## axi_s_to_fifos
module axi_s_to_fifos #(
    parameter integer FIFO_DEPTH = 32,
    parameter integer C_DATA_WIDTH = 32
)(
    input  logic                     clk,
    input  logic                     nrst,
    input  logic [31:0]  awaddr,
    input  logic [3:0]               awprot,
    input  logic                     awvalid,
    output logic                     awready,
    input  logic [C_DATA_WIDTH-1:0]  wdata,
    input  logic [C_DATA_WIDTH/8-1:0] wstrb,
    input  logic                     wvalid,
    output logic                     wready,
    output logic [1:0]               bresp,
    output logic                     bvalid,
    input  logic                     bready,
    input  logic [31:0]  araddr,
    input  logic [3:0]               arprot,
    input  logic                     arvalid,
    output logic                     arready,
    output logic [C_DATA_WIDTH-1:0]  rdata,
    output logic [1:0]               rresp,
    output logic                     rvalid,
    input  logic                     rready,
    input logic [C_DATA_WIDTH-1:0]  fifo_wdata,
    output logic                    fifo_full,
    output logic                    fifo_almost_full,
    input logic                     fifo_wena,
    output logic [C_DATA_WIDTH-1:0] fifo_rdata,
    output logic                    fifo_empty,
    output logic                    fifo_almost_empty,
    input logic                     fifo_rena
);
For scale: roughly 2200 flip-flops, roughly 230 I/O pins, roughly 99000 um2 of cells after synthesis.
Settings: LEC_CHECK=0, CAP_MARGIN=20, CELL_PAD_IN_SITES_GLOBAL_PLACEMENT=0, CORE_MARGIN=2, CORE_UTILIZATION=72, CTS_CLUSTER_DIAMETER=27, CTS_CLUSTER_SIZE=50, PLACE_DENSITY=0.36, SETUP_SLACK_MARGIN=1.17, SLEW_MARGIN=20, TNS_END_PERCENT=70; clock period 4.05 ns.
run.sh (not shown) runs the stock make flow with config.mk's settings and CLKGATE_MAP_FILE=.
The baseline aborted during global routing with ODB-0269.
==> next run, changes <==
--- a/flow/config.mk
+++ b/flow/config.mk
@@ -10,8 +10,4 @@
 export CORE_MARGIN = 2
-export CORE_UTILIZATION = 72
-export CTS_CLUSTER_DIAMETER = 27
-export CTS_CLUSTER_SIZE = 50
-export PLACE_DENSITY = 0.36
-export SETUP_SLACK_MARGIN = 1.17
+export CORE_UTILIZATION = 61
+export PLACE_DENSITY_LB_ADDON = 0.0
 export SLEW_MARGIN = 20
-export TNS_END_PERCENT = 70
==> flow/constraint.sdc (replaced) <==
create_clock -name core_clock -period 4.12 [get_ports {clk}]
set_input_delay 0.8240 -clock core_clock [delete_from_list [all_inputs] [get_ports {clk}]]
set_output_delay 0.8240 -clock core_clock [all_outputs]
set_load 0.01 [all_outputs]
With this change the flow completed and failed the layout checks on setup timing.
Area after synthesis is unchanged.
Synthesized cell count stays the same.
Die size came out higher by 18%.
==> next run, changes <==
--- a/flow/config.mk
+++ b/flow/config.mk
@@ -8,6 +8,4 @@
 export CAP_MARGIN = 20
-export CELL_PAD_IN_SITES_GLOBAL_PLACEMENT = 0
 export CORE_MARGIN = 2
-export CORE_UTILIZATION = 61
-export PLACE_DENSITY_LB_ADDON = 0.0
+export CORE_UTILIZATION = 24
 export SLEW_MARGIN = 20
==> flow/constraint.sdc (replaced) <==
create_clock -name core_clock -period 10.4 [get_ports {clk}]
set_input_delay 2.0800 -clock core_clock [delete_from_list [all_inputs] [get_ports {clk}]]
set_output_delay 2.0800 -clock core_clock [all_outputs]
set_load 0.01 [all_outputs]
Outcome: The changed run completed without violations. Power shrinks by about 60%. Clock skew grows by 0.021 ns. Wire length is higher by about 3.6%. Sequential power came out lower by about 60%. Synthesized cell count is unchanged. Final area shrinks by 1.1%. Register-to-register slack gets better by 5.4 ns. Combinational power falls by about 70%. First-iteration DRC count decreases by about 3.7%.
==> next run, changes <==
--- a/flow/config.mk
+++ b/flow/config.mk
@@ -9,3 +9,4 @@
 export CORE_MARGIN = 2
-export CORE_UTILIZATION = 24
+export CORE_UTILIZATION = 72
+export CTS_CLUSTER_SIZE = 14
 export SLEW_MARGIN = 20
==> flow/constraint.sdc (replaced) <==
create_clock -name core_clock -period 4.03 [get_ports {clk}]
set_input_delay 0.8060 -clock core_clock [delete_from_list [all_inputs] [get_ports {clk}]]
set_output_delay 0.8060 -clock core_clock [all_outputs]
set_load 0.01 [all_outputs]
- The changed run completed, yet does not pass: setup timing
- routed wire length went down by 5.4%
- clock-buffer cell count decreases by 55
- cell area fell by 0.52%
- sequential share of layout area came out higher by 0.25 points
- synthesized area is unchanged
- power grows to 2.5 times its value
- clock power rises by 120%
- die size falls by 66%
- final cell count shrinks by 26%
- clock skew is lower by 0.024 ns
- via count grows by 6.9%
==> next run, changes <==
--- a/flow/config.mk
+++ b/flow/config.mk
@@ -7,6 +7,12 @@
 export LEC_CHECK = 0
-export CAP_MARGIN = 20
+export CAP_MARGIN = 35
+export CORE_ASPECT_RATIO = 0.71
 export CORE_MARGIN = 2
 export CORE_UTILIZATION = 72
-export CTS_CLUSTER_SIZE = 14
+export CTS_CLUSTER_DIAMETER = 55
+export CTS_CLUSTER_SIZE = 88
+export HOLD_SLACK_MARGIN = 0.29
+export PLACE_DENSITY_LB_ADDON = 0.04
+export SETUP_SLACK_MARGIN = 1.15
 export SLEW_MARGIN = 20
+export TNS_END_PERCENT = 65
Outcome: The changed run finished but fails on setup timing. Non-clock buffer count came out higher by 189. Utilization came out higher by 0.39 points. Synthesized cell count does not change. Power came out lower by about 6%. Worst setup slack is better by 0.40 ns. Flip-flop count stays the same. Fmax came out higher by 9.3%.
==> next run, changes <==
==> flow/config.mk (replaced) <==
export PLATFORM = sky130hd
export DESIGN_NAME = axi_s_to_fifos
export DESIGN_NICKNAME = axi_s_to_fifos
export VERILOG_FILES = /design/flow/design.v
export SDC_FILE = /design/flow/constraint.sdc
export NUM_CORES = 4
export LEC_CHECK = 0
export CAP_MARGIN = 20
export CORE_MARGIN = 2
export CORE_UTILIZATION = 40
export SETUP_SLACK_MARGIN = 0.94
export SLEW_MARGIN = 20
==> flow/constraint.sdc (replaced) <==
create_clock -name core_clock -period 7.26 [get_ports {clk}]
set_input_delay 1.4520 -clock core_clock [delete_from_list [all_inputs] [get_ports {clk}]]
set_output_delay 1.4520 -clock core_clock [all_outputs]
set_load 0.01 [all_outputs]
With this change the flow completed with no timing, DRC or antenna violations.
Routed wire length decreases by 0.53%.
Flip-flop count stays the same.
Total power decreases by 42%.
Global-route usage decreases by 23 points.
Via count decreases by 8.7%.
Sequential power decreases by 45%.
Register-to-register slack gains 1.5 ns.
Clock power decreases by 25%.

* * *

axi_s_to_fifos again, from the RTL that the note above started with.
Settings: LEC_CHECK=0, CAP_MARGIN=10, CORE_ASPECT_RATIO=0.73, CORE_MARGIN=2, CORE_UTILIZATION=72, CTS_CLUSTER_SIZE=44, PLACE_DENSITY=0.65, SETUP_SLACK_MARGIN=1.07, SLEW_MARGIN=20; clock period 4.08 ns.
The first run produced a layout that fails on negative setup slack.
Change:
CAP_MARGIN = 20   (was 10)
CORE_ASPECT_RATIO = default   (was 0.73)
CORE_UTILIZATION = 46   (was 72)
CTS_CLUSTER_SIZE = default   (was 44)
PLACE_DENSITY = default   (was 0.65)
SETUP_SLACK_MARGIN = default   (was 1.07)
clock period = 7.26 ns   (was 4.08 ns; I/O delays follow)
- The changed run finished with timing, DRC and antenna clean
- final cell count goes up by 6.5%
- clock skew barely changes
- wire length stays flat
- synthesized area stays the same
- global-route usage went down by 19 points
- worst hold slack improves by 450 ps
- critical path depth rose by 1
- via count went down by 9.0%
- sequential cell count stays the same
- setup slack gains 670 ps
Change:
ABC_AREA = 1   (was default)
CAP_MARGIN = 5   (was 20)
CORE_UTILIZATION = 71   (was 46)
MAX_ROUTING_LAYER = met4   (was default)
SETUP_SLACK_MARGIN = 0.59   (was default)
clock period = 6.4 ns   (was 7.26 ns; I/O delays follow)
Result:
- The new run went through all stages and came out clean
- setup slack is better by 300 ps
- via count increases by about 32%
- design area shrinks by about 1%
- total power rose by 21%
- core utilization went up by 26 points
- clock-buffer cell count came out lower by 20
- combinational power is higher by 53%
- wire length went down by 12%
Change:
ABC_AREA = default   (was 1)
CAP_MARGIN = 20   (was 5)
CORE_UTILIZATION = 66   (was 71)
MAX_ROUTING_LAYER = default   (was met4)
SETUP_SLACK_MARGIN = default   (was 0.59)
clock period = 4.03 ns   (was 6.4 ns; I/O delays follow)
What happened: With this change the flow finished but failed the layout checks on negative setup slack. Critical path depth increases by 2. Cell area increases by a few percent. Register-to-register slack degrades by 2000 ps. Clock skew stays flat. First-iteration DRC count decreases by a quarter to a third. Sequential share of layout area decreases by 2.1 points.
Change:
ABC_AREA = 1   (was default)
CORE_ASPECT_RATIO = 1.33   (was default)
CORE_UTILIZATION = 53   (was 66)
CTS_CLUSTER_SIZE = 25   (was default)
clock period = 8.0 ns   (was 4.03 ns; I/O delays follow)
=>
- This time the run completed without violations
- worst setup slack gains 800 ps
- global-route usage is lower by 11 points
- design area is lower by 3.4%
- routed wire length is lower by 2.4%
- total power is lower by 47%
- via count is higher by 20%
- count of clock-buffer cells in the layout is higher by 12

* * *

The RTL this note starts from:
==> flow/design.v <==
module axi_s_to_fifos #(
    parameter integer FIFO_DEPTH = 32,
    parameter integer C_DATA_WIDTH = 32
)(
    input  logic                     clk,
    input  logic                     nrst,
    input  logic [31:0]  awaddr,
    input  logic [3:0]               awprot,
    input  logic                     awvalid,
    output logic                     awready,
    input  logic [C_DATA_WIDTH-1:0]  wdata,
    input  logic [C_DATA_WIDTH/8-1:0] wstrb,
    input  logic                     wvalid,
    output logic                     wready,
    output logic [1:0]               bresp,
    output logic                     bvalid,
    input  logic                     bready,
    input  logic [31:0]  araddr,
    input  logic [3:0]               arprot,
    input  logic                     arvalid,
    output logic                     arready,
    output logic [C_DATA_WIDTH-1:0]  rdata,
    output logic [1:0]               rresp,
    output logic                     rvalid,
    input  logic                     rready,
    input logic [C_DATA_WIDTH-1:0]  fifo_wdata,
    output logic                    fifo_full,
    output logic                    fifo_almost_full,
    input logic                     fifo_wena,
    output logic [C_DATA_WIDTH-1:0] fifo_rdata,
    output logic                    fifo_empty,
    output logic                    fifo_almost_empty,
    input logic                     fifo_rena
);
    localparam ADDR_STATUS  = 0;
    localparam ADDR_WRITE   = 1;
    localparam ADDR_READ    = 2;
    localparam BYTES        = C_DATA_WIDTH/8;
    localparam ADDR_LSB     = $clog2(BYTES); 
    logic [C_DATA_WIDTH-1:0]    reg_write   [0:FIFO_DEPTH-1];
    logic [C_DATA_WIDTH-1:0]    reg_read    [0:FIFO_DEPTH-1];
    logic [31:0]                araddr_reg;
    logic [31:0]                awaddr_reg;
    logic [C_DATA_WIDTH-1:0]    wdata_reg;
    logic full2;
    logic almost_full2;
    logic empty2;
    logic almost_empty2;
    logic full1;
    logic almost_full1;
    logic empty1;
    logic almost_empty1;
    logic wrote_axi;
    logic rd_pop;
    logic push_fifo1;
    logic pop_fifo1;
    logic push_fifo2;
    logic pop_fifo2;
    localparam int INDEX_W = $clog2(FIFO_DEPTH);
    logic [INDEX_W-1:0] write_index_axi, read_index_axi;
    logic [INDEX_W-1:0] write_index_fifo, read_index_fifo;
    logic [INDEX_W:0]   size_fifo1, size_fifo2;
    typedef enum logic {
        IDLE_READ,
        READ_DATA
    } state_read;
    state_read state_r;
    always_ff @(posedge clk or negedge nrst) begin
        if (!nrst) begin
            arready             <= 0;
            araddr_reg          <= 0;
            rdata               <= 0;
            rresp               <= 0;
            rvalid              <= 0;
            state_r             <= IDLE_READ;
            read_index_axi      <= 0;
            rd_pop              <= 0;
        end else begin
            case (state_r)
                IDLE_READ: begin
                    arready     <= 1;
                    if (arvalid && arready) begin
                        araddr_reg  <= araddr;
                        state_r     <= READ_DATA;
                        arready <= 0;
                    end
                end
                READ_DATA: begin
                    if (!rvalid) begin
                        rvalid  <= 1;
                        rresp   <= 0;
                        rd_pop  <= (araddr_reg[31:ADDR_LSB] == ADDR_READ) && !empty1;
                        if (araddr_reg[31:ADDR_LSB] == ADDR_STATUS) begin
                            rdata   <= {28'b0,
                                        full2,
                                        almost_full2,
                                        empty1,
                                        almost_empty1};
                        end else if (araddr_reg[31:ADDR_LSB] == ADDR_READ && !empty1) begin
                            rdata   <= reg_read[read_index_axi];
                        end else begin
                            rdata   <= 0;
                        end
                    end else if (rready) begin
                        if (rd_pop) begin
                            read_index_axi <= read_index_axi + 1;
                            if (read_index_axi == FIFO_DEPTH - 1) begin
                                read_index_axi <= 0;
                            end
                        end
                        rvalid  <= 0;
                        state_r <= IDLE_READ;
                    end
                end
                default: begin
                    state_r <= IDLE_READ;
                end
            endcase
        end
    end
    always_ff @(posedge clk or negedge nrst) begin
        if (!nrst) begin
            for (int i = 0; i < FIFO_DEPTH; i++) begin
                reg_read[i]     <= '0;
            end
            write_index_fifo    <= 0;
        end else begin
            if (fifo_wena && !full1) begin
                reg_read[write_index_fifo] <= fifo_wdata;
                write_index_fifo <= write_index_fifo + 1;
                if (write_index_fifo == FIFO_DEPTH - 1) begin
                    write_index_fifo <= 0;
                end
            end
        end
    end
    always_comb begin
        push_fifo1 = (fifo_wena && !full1);
        pop_fifo1 = rd_pop && (state_r == READ_DATA) && (rready && rvalid);
    end
    always_ff @(posedge clk or negedge nrst) begin
        if (!nrst) begin
            size_fifo1 <= FIFO_DEPTH;
        end else begin
            size_fifo1 <= size_fifo1 + pop_fifo1 - push_fifo1;
        end
    end
    typedef enum logic [1:0] {
        IDLE_WRITE,
        HAVE_AW,
        HAVE_W,
        RESP
    } state_write;
    state_write state_w;
    always_ff @(posedge clk or negedge nrst) begin
        if (!nrst) begin
            awready         <= 0;
            wready          <= 0;
            bvalid          <= 0;
            bresp           <= 0;
            awaddr_reg      <= 0;
            wdata_reg       <= 0;
            wrote_axi       <= 0;
            write_index_axi <= 0;
            state_w         <= IDLE_WRITE;
            for (int i = 0; i < FIFO_DEPTH; i++) begin
                reg_write[i] <= '0;
            end
        end else begin
            case (state_w)
                IDLE_WRITE: begin
                    awready <= 1;
                    wready  <= 1;
                    wrote_axi   <= 0;
                    if ((wvalid && wready) && (awvalid && awready)) begin
                        wdata_reg   <= wdata;
                        awaddr_reg  <= awaddr;
                        wready      <= 0;
                        awready     <= 0;
                        state_w     <= RESP;
                    end else if (awvalid && awready) begin
                        awaddr_reg  <= awaddr;
                        awready     <= 0;
                        state_w     <= HAVE_AW;
                    end else if (wvalid && wready) begin
                        wdata_reg   <= wdata;
                        wready      <= 0;
                        state_w     <= HAVE_W;
                    end
                end
                HAVE_AW: begin
                    wready  <= 1;
                    if (wvalid && wready) begin
                        wdata_reg   <= wdata;
                        wready      <= 0;
                        state_w     <= RESP;
                    end
                end
                HAVE_W: begin
                    awready <= 1;
                    if (awvalid && awready) begin
                        awaddr_reg  <= awaddr;
                        awready     <= 0;
                        state_w     <= RESP;
                    end
                end
                RESP: begin
                    if (awaddr_reg[31:ADDR_LSB] == ADDR_WRITE && !wrote_axi && !full2) begin
                        reg_write[write_index_axi] <= wdata_reg;
                        write_index_axi <= write_index_axi + 1;
                        if (write_index_axi == FIFO_DEPTH - 1) begin
                            write_index_axi <= 0;
                        end
                        wrote_axi <= 1;
                    end
                    bvalid  <= 1;
                    bresp   <= 0;
                    if (bready && bvalid) begin
                        bvalid  <= 0;
                        state_w <= IDLE_WRITE;
                    end
                end
                default: begin
                    state_w <= IDLE_WRITE;
                end
            endcase
        end
    end
    always_ff @(posedge clk or negedge nrst) begin
        if (!nrst) begin
            read_index_fifo <= 0;
        end else begin
            if (fifo_rena && !empty2) begin
                read_index_fifo <= read_index_fifo + 1;
                if (read_index_fifo == FIFO_DEPTH - 1) begin
                    read_index_fifo <= 0;
                end
            end
        end
    end
    always_comb begin
        pop_fifo2 = (fifo_rena && !empty2);
        push_fifo2 = (awaddr_reg[31:ADDR_LSB] == ADDR_WRITE && !wrote_axi && !full2) && (state_w == RESP);
    end
    always_ff @(posedge clk or negedge nrst) begin
        if (!nrst) begin
            size_fifo2 <= FIFO_DEPTH;
        end else begin
            size_fifo2 <= size_fifo2 + pop_fifo2 - push_fifo2;
        end
    end
    always_comb fifo_rdata = reg_write[read_index_fifo];
    always_comb begin
        empty2        = size_fifo2 == FIFO_DEPTH;
        almost_empty2 = size_fifo2 == (FIFO_DEPTH - 1);
        full2         = size_fifo2 == 0;
        almost_full2  = size_fifo2 == 1;
        empty1         = size_fifo1 == FIFO_DEPTH;
        almost_empty1  = size_fifo1 == (FIFO_DEPTH - 1);
        full1          = size_fifo1 == 0;
        almost_full1   = size_fifo1 == 1;
        fifo_full           = full1;
        fifo_almost_full    = almost_full1;
        fifo_empty          = empty2;
        fifo_almost_empty   = almost_empty2;
    end
endmodule
clock: 8.0 ns
lec_check: 0
abc_area: 1
cap_margin: 20
cell_pad_in_sites_detail_placement: 1
core_aspect_ratio: 1.33
core_margin: 2
core_utilization: 53
cts_cluster_size: 28
gpl_routability_driven: 0
hold_slack_margin: 0.14
slew_margin: 20
Edit:
ABC_AREA = unset   (was 1)
CELL_PAD_IN_SITES_DETAIL_PLACEMENT = unset   (was 1)
CORE_ASPECT_RATIO = unset   (was 1.33)
CORE_UTILIZATION = 40   (was 53)
CTS_CLUSTER_SIZE = unset   (was 28)
GPL_ROUTABILITY_DRIVEN = unset   (was 0)
HOLD_SLACK_MARGIN = unset   (was 0.14)
clock period = 7.26 ns   (was 8.0 ns; I/O delays follow)
Area after synthesis drops by 2.7%.
Cell area climbs by 0.41%.
Non-clock buffer count climbs by 54.
Wire length drops by 4.4%.
Clock-buffer cell count climbs by 34.
Register-to-register slack degrades by 1.3 ns.
Combinational power drops by 22%.
Via count drops by 25%.
Total power is about the same.
Global-route usage drops by 11 points.
Setup slack improves by 0.015 ns.
Edit:
CORE_UTILIZATION = 71   (was 40)
MAX_ROUTING_LAYER = met4   (was unset)
clock period = 6.4 ns   (was 7.26 ns; I/O delays follow)
What happened: The new run completed and failed the layout checks on setup timing. Setup slack loses 0.41 ns. Total power climbs by 11%. Core utilization climbs by 34 points. Synthesized area stays the same.
Edit:
CELL_PAD_IN_SITES_GLOBAL_PLACEMENT = 0   (was unset)
CORE_UTILIZATION = 72   (was 71)
MAX_ROUTING_LAYER = unset   (was met4)
PLACE_DENSITY = 0.65   (was unset)
SETUP_SLACK_MARGIN = 0.76   (was unset)
clock period = 4.03 ns   (was 6.4 ns; I/O delays follow)
Result: The new run finished but fails on setup timing; via count increases by about 4.3%; synthesized cell count stays the same; global-route usage climbs by 1.0 points; non-clock buffer count climbs by 346; core utilization increases by 5.1 points; worst setup slack degrades by 0.46 ns.
Edit:
CELL_PAD_IN_SITES_GLOBAL_PLACEMENT = unset   (was 0)
CORE_UTILIZATION = 45   (was 72)
PLACE_DENSITY = unset   (was 0.65)
SETUP_SLACK_MARGIN = unset   (was 0.76)
clock period = 3.46 ns   (was 4.03 ns; I/O delays follow)
Outcome: The new run finished but fails on setup timing. Power came out higher by 18%. Die size is higher by 59%. Cell area is higher by 3.6%. Setup slack loses 0.28 ns. First-iteration DRC count came out lower by 26%. Sequential power is higher by 16%. Clock skew rose by 0.014 ns. Routed wire length goes up by 5.9%. Register-to-register slack is worse by 0.67 ns. Sequential share of layout area came out lower by 1.7 points.
No activity file was given, so power comes from the tool's default toggle rates.
